==> flow/design.v (excerpt) <==
module JAM (
input CLK,
input RST,
output reg [2:0] W,
output reg [2:0] J,
input [6:0] Cost,
output reg [3:0] MatchCount,
output reg [9:0] MinCost,
output reg Valid );
For scale: ~79 flip-flops.
Settings: LEC_CHECK=0, ABC_AREA=1, CAP_MARGIN=5, CORE_ASPECT_RATIO=0.9, CORE_MARGIN=2, CORE_UTILIZATION=72, CTS_CLUSTER_DIAMETER=223, CTS_CLUSTER_SIZE=100, HOLD_SLACK_MARGIN=0.3, SETUP_SLACK_MARGIN=0.54, SLEW_MARGIN=40, TNS_END_PERCENT=80; clock period 4.69 ns.
run.sh (not shown) runs the stock make flow with config.mk's settings and CLKGATE_MAP_FILE=.
The first run completed with no timing, DRC or antenna violations.
==> next run, changes <==
- CAP_MARGIN: 5 -> 20
- CORE_ASPECT_RATIO: 0.9 -> default
- CORE_UTILIZATION: 72 -> 64
- CTS_CLUSTER_DIAMETER: 223 -> 194
- HOLD_SLACK_MARGIN: 0.3 -> default
- SETUP_SLACK_MARGIN: 0.54 -> default
- SLEW_MARGIN: 40 -> 20
- TNS_END_PERCENT: 80 -> 5
- clock period: 4.69 -> 8.0 ns (I/O delays scaled with it)
The changed run went through all stages and came out clean.
Routed wire length went down by 4.0%.
Worst hold slack degrades by 0.010 ns.
Critical path depth does not change.
Count of clock-buffer cells in the layout grows by 2.
Non-clock buffer count does not change.
First-iteration DRC count came out lower by 30%.
Global-route usage goes down by 6.7 points.
Clock power drops by 46%.
Power drops by 44%.
Die size climbs by 12%.
==> next run, changes <==
- ABC_AREA: 1 -> default
- CELL_PAD_IN_SITES_GLOBAL_PLACEMENT: default -> 2
- CORE_ASPECT_RATIO: default -> 1.04
- CORE_UTILIZATION: 64 -> 40
- CTS_CLUSTER_DIAMETER: 194 -> 367
- CTS_CLUSTER_SIZE: 100 -> 99
- PLACE_DENSITY_LB_ADDON: default -> 0.3
- TNS_END_PERCENT: 5 -> 25
Outcome: The new run finished with timing, DRC and antenna clean; power grows by 3.4%; routed wire length rose by 2.6%; worst setup slack loses 0.70 ns; via count falls by 13%; count of clock-buffer cells in the layout shrinks by 1; register-to-register slack is worse by 0.70 ns; die area grows by 50%; clock skew stays flat.
==> next run, changes <==
- ABC_AREA: default -> 1
- CELL_PAD_IN_SITES_GLOBAL_PLACEMENT: 2 -> default
- CORE_ASPECT_RATIO: 1.04 -> default
- CORE_UTILIZATION: 40 -> 64
- CTS_CLUSTER_DIAMETER: 367 -> 236
- CTS_CLUSTER_SIZE: 99 -> 100
- PLACE_DENSITY: default -> 0.95
- PLACE_DENSITY_LB_ADDON: 0.3 -> default
- TNS_END_PERCENT: 25 -> default
Setup slack is better by 0.68 ns; design area went up by a few percent; register-to-register slack is better by 0.68 ns; final cell count went up by about a fifth; power went up by a few percent; core utilization went up by 26 points; clock skew hardly moves; synthesized cell count went up by a quarter to a third; worst hold slack barely changes.
==> next run, changes <==
- ABC_AREA: 1 -> default
- CELL_PAD_IN_SITES_GLOBAL_PLACEMENT: default -> 2
- CORE_ASPECT_RATIO: default -> 1.04
- CORE_UTILIZATION: 64 -> 40
- CTS_CLUSTER_SIZE: 100 -> 99
- PLACE_DENSITY: 0.95 -> default
- PLACE_DENSITY_LB_ADDON: default -> 0.3
- SETUP_SLACK_MARGIN: default -> 2.37
- TNS_END_PERCENT: default -> 10
Effect: Final area went down by a few percent; global-route usage drops by 11 points; combinational power went down slightly.
==> next run, changes <==
- ABC_AREA: default -> 1
- CELL_PAD_IN_SITES_GLOBAL_PLACEMENT: 2 -> default
- CORE_ASPECT_RATIO: 1.04 -> default
- CORE_UTILIZATION: 40 -> 64
- CTS_CLUSTER_DIAMETER: 236 -> 191
- CTS_CLUSTER_SIZE: 99 -> 100
- PLACE_DENSITY_LB_ADDON: 0.3 -> default
- SETUP_SLACK_MARGIN: 2.37 -> default
- TNS_END_PERCENT: 10 -> default
After rerunning: Wire length goes down by 2.5%; cell area goes up by 3.4%; clock power goes down by 6.2%; power goes down by 3.2%; synthesized area goes up by 5.4%; via count goes up by 15%; non-clock buffer count goes down by 4; final cell count goes up by 15%; setup slack is better by 0.70 ns; worst hold slack barely changes.

* * *

v35:
The RTL this note starts from:
==> flow/design.v <==
module JAM (
input CLK,
input RST,
output reg [2:0] W,
output reg [2:0] J,
input [6:0] Cost,
output reg [3:0] MatchCount,
output reg [9:0] MinCost,
output reg Valid );
reg [5:0]state;
reg [2:0]num[0:7];
reg [4:0]ix;
reg [9:0]tempCost;
reg [4:0]changePoint;
reg [4:0]n;
reg [4:0]max_min_pos;
reg [4:0]max_min_value;
always @(posedge CLK or posedge RST) 
begin
    if(RST)
    begin
		  W <= 0;
		  J <= 0;
		  Valid <= 0;
		  num[0] <= 0;
		  num[1] <= 1;
		  num[2] <= 2;
		  num[3] <= 3;
		  num[4] <= 4;
		  num[5] <= 5;
		  num[6] <= 6;
		  num[7] <= 7;
		  state <= 0;
		  ix <= 1;
		  tempCost <= 0;
		  MatchCount <= 0;
		  MinCost <= 1023;
		  changePoint <= 0;
		  n <= 10;
		  max_min_pos <= 0;
		  max_min_value <= 10;
    end
    else 
    begin
		case(state)
			5'd0:
			begin
				if(ix > 8)
				begin
					if(tempCost < MinCost)
					begin
						MatchCount <= 1;
						MinCost <= tempCost;
					end
					else if(tempCost == MinCost)
					begin
						MatchCount <= MatchCount + 1;
					end
					ix <= 1;
					tempCost <= 0;
					state <= 1;
				end
				else if(ix == 8)
				begin
					tempCost <= tempCost + Cost;
					ix <= ix + 1;
				end
				else
				begin
					tempCost <= tempCost + Cost;
					W <= ix;
					J <= num[ix];
					ix <= ix + 1;
				end
			end
			5'd1:
			begin
				if(num[7] > num[6])
				begin
					num[6] <= num[7];
					num[7] <= num[6];
					state <= 0;
					W <= 0;
					J <= num[0];
				end
				else if(num[6] > num[5])
				begin
					 if(num[7] > num[5] && num[7] < num[6])
					 begin
						num[7] <= num[6];
						num[5] <= num[7];
						num[6] <= num[5];
						state <= 0;
						W <= 0;
						J <= num[0];
					 end
					 else
					 begin
						num[5] <= num[6];
						num[6] <= num[7];
						num[7] <= num[5];
						state <= 0;
						W <= 0;
						J <= num[0];
					 end
				end
				else if(num[5] > num[4])
				begin
						if(num[6] < num[4] && ((num[7] < num[4]) || num[5] < num[7]) )
						begin
							num[4] <= num[5];
							num[5] <= num[7];
							num[7] <= num[4];
						end
						else if(num[6] > num[4] && num[5] > num[6] && num[7] < num[4])
						begin
							num[4] <= num[6];
							num[5] <= num[7];
							num[6] <= num[4];
							num[7] <= num[5];
						end
						else if(num[7] > num[4] && num[7] < num[6] && num[7] < num[5])
						begin
							num[4] <= num[7];
							num[5] <= num[4];
							num[7] <= num[5];
						end
						state <= 0;
						W <= 0;
						J <= num[0];
				end
				else if(num[4] > num[3])
				begin
					changePoint <= 3;
					state <= 2;
					n <= 4;
				end
				else if(num[3] > num[2])
				begin
					changePoint <= 2;
					state <= 2;
					n <= 3;
				end
				else if(num[2] > num[1])
				begin
					changePoint <= 1;
					state <= 2;
					n <= 2;
				end
				else if(num[1] > num[0])
				begin
					changePoint <= 0;
					state <= 2;
					n <= 1;
				end
				else
					state <= 4;
			end
			5'd2:
			begin
				if(n >= 8)
				begin
					num[changePoint] <= num[max_min_pos];
					num[max_min_pos] <= num[changePoint];
					state <= 3;
					max_min_value <= 10;
				end
				else
				begin
					if(num[n] > num[changePoint] && num[n] < max_min_value)
					begin
						max_min_pos <= n;
						max_min_value <= num[n];
					end
					n <= n + 1;
				end
			end
			5'd3:
			begin
				if(changePoint == 4)
				begin
					num[5] <= num[7];
					num[7] <= num[5];
				end
				else if(changePoint == 3)
				begin
					num[4] <= num[7];
					num[5] <= num[6];
					num[6] <= num[5];
					num[7] <= num[4];
				end
				else if(changePoint == 2)
				begin
					num[3] <= num[7];
					num[4] <= num[6];
					num[6] <= num[4];
					num[7] <= num[3];
				end
				else if(changePoint == 1)
				begin
					num[2] <= num[7];
					num[3] <= num[6];
					num[4] <= num[5];
					num[5] <= num[4];
					num[6] <= num[3];
					num[7] <= num[2];
				end
				else if(changePoint == 0)
				begin
					num[1] <= num[7];
					num[2] <= num[6];
					num[3] <= num[5];
					num[5] <= num[3];
					num[6] <= num[2];
					num[7] <= num[1];
				end
					state <= 0;
					W <= 0;
					J <= num[0];
			end
			5'd4:
			begin
				Valid <= 1;
			end
		endcase
    end
end
endmodule
export LEC_CHECK = 0
export ABC_AREA = 0
export CAP_MARGIN = 20
export CELL_PAD_IN_SITES_DETAIL_PLACEMENT = 1
export CORE_ASPECT_RATIO = 0.7
export CORE_MARGIN = 6
export CORE_UTILIZATION = 31
export CTS_CLUSTER_SIZE = 57
export HOLD_SLACK_MARGIN = 0.27
export PLACE_DENSITY = 0.83
export SLEW_MARGIN = 20
export TNS_END_PERCENT = 90
create_clock -name core_clock -period 3.15 [get_ports {CLK}]
v35 ran in full, but the layout does not pass; the checks complain about negative setup slack.
## Diff of input files: v38 against v35
Settings: a deleted TNS_END_PERCENT that had been 90; a deleted PLACE_DENSITY that had been 0.83; a deleted CELL_PAD_IN_SITES_DETAIL_PLACEMENT that had been 1; a deleted ABC_AREA that had been 0; a deleted CORE_ASPECT_RATIO that had been 0.7; an added SETUP_SLACK_MARGIN of 0.32; a change of CORE_MARGIN from 6 to 2; a deleted CTS_CLUSTER_SIZE that had been 57; a change of CORE_UTILIZATION from 31 to 40; a deleted HOLD_SLACK_MARGIN that had been 0.27; a change of the clock period (ns, I/O delays scaled along) from 3.15 to 3.72.
==> results <==
When v38 is measured against v35, its clock power turns out about 20% lower.
The lower routing usage on met2 came out of v35.
Count of clock-buffer cells in the layout sits lower in v38 than in v35.
Routed wire in v38 totals less than in v35.
v38 went all the way through the flow, and no timing, DRC or antenna check failed.
[compare] base=v35 new=v38: clock power share has decreased; pin count of the biggest net entering global routing has increased; global-route usage has increased.
Power and IR drop assume default switching activity.
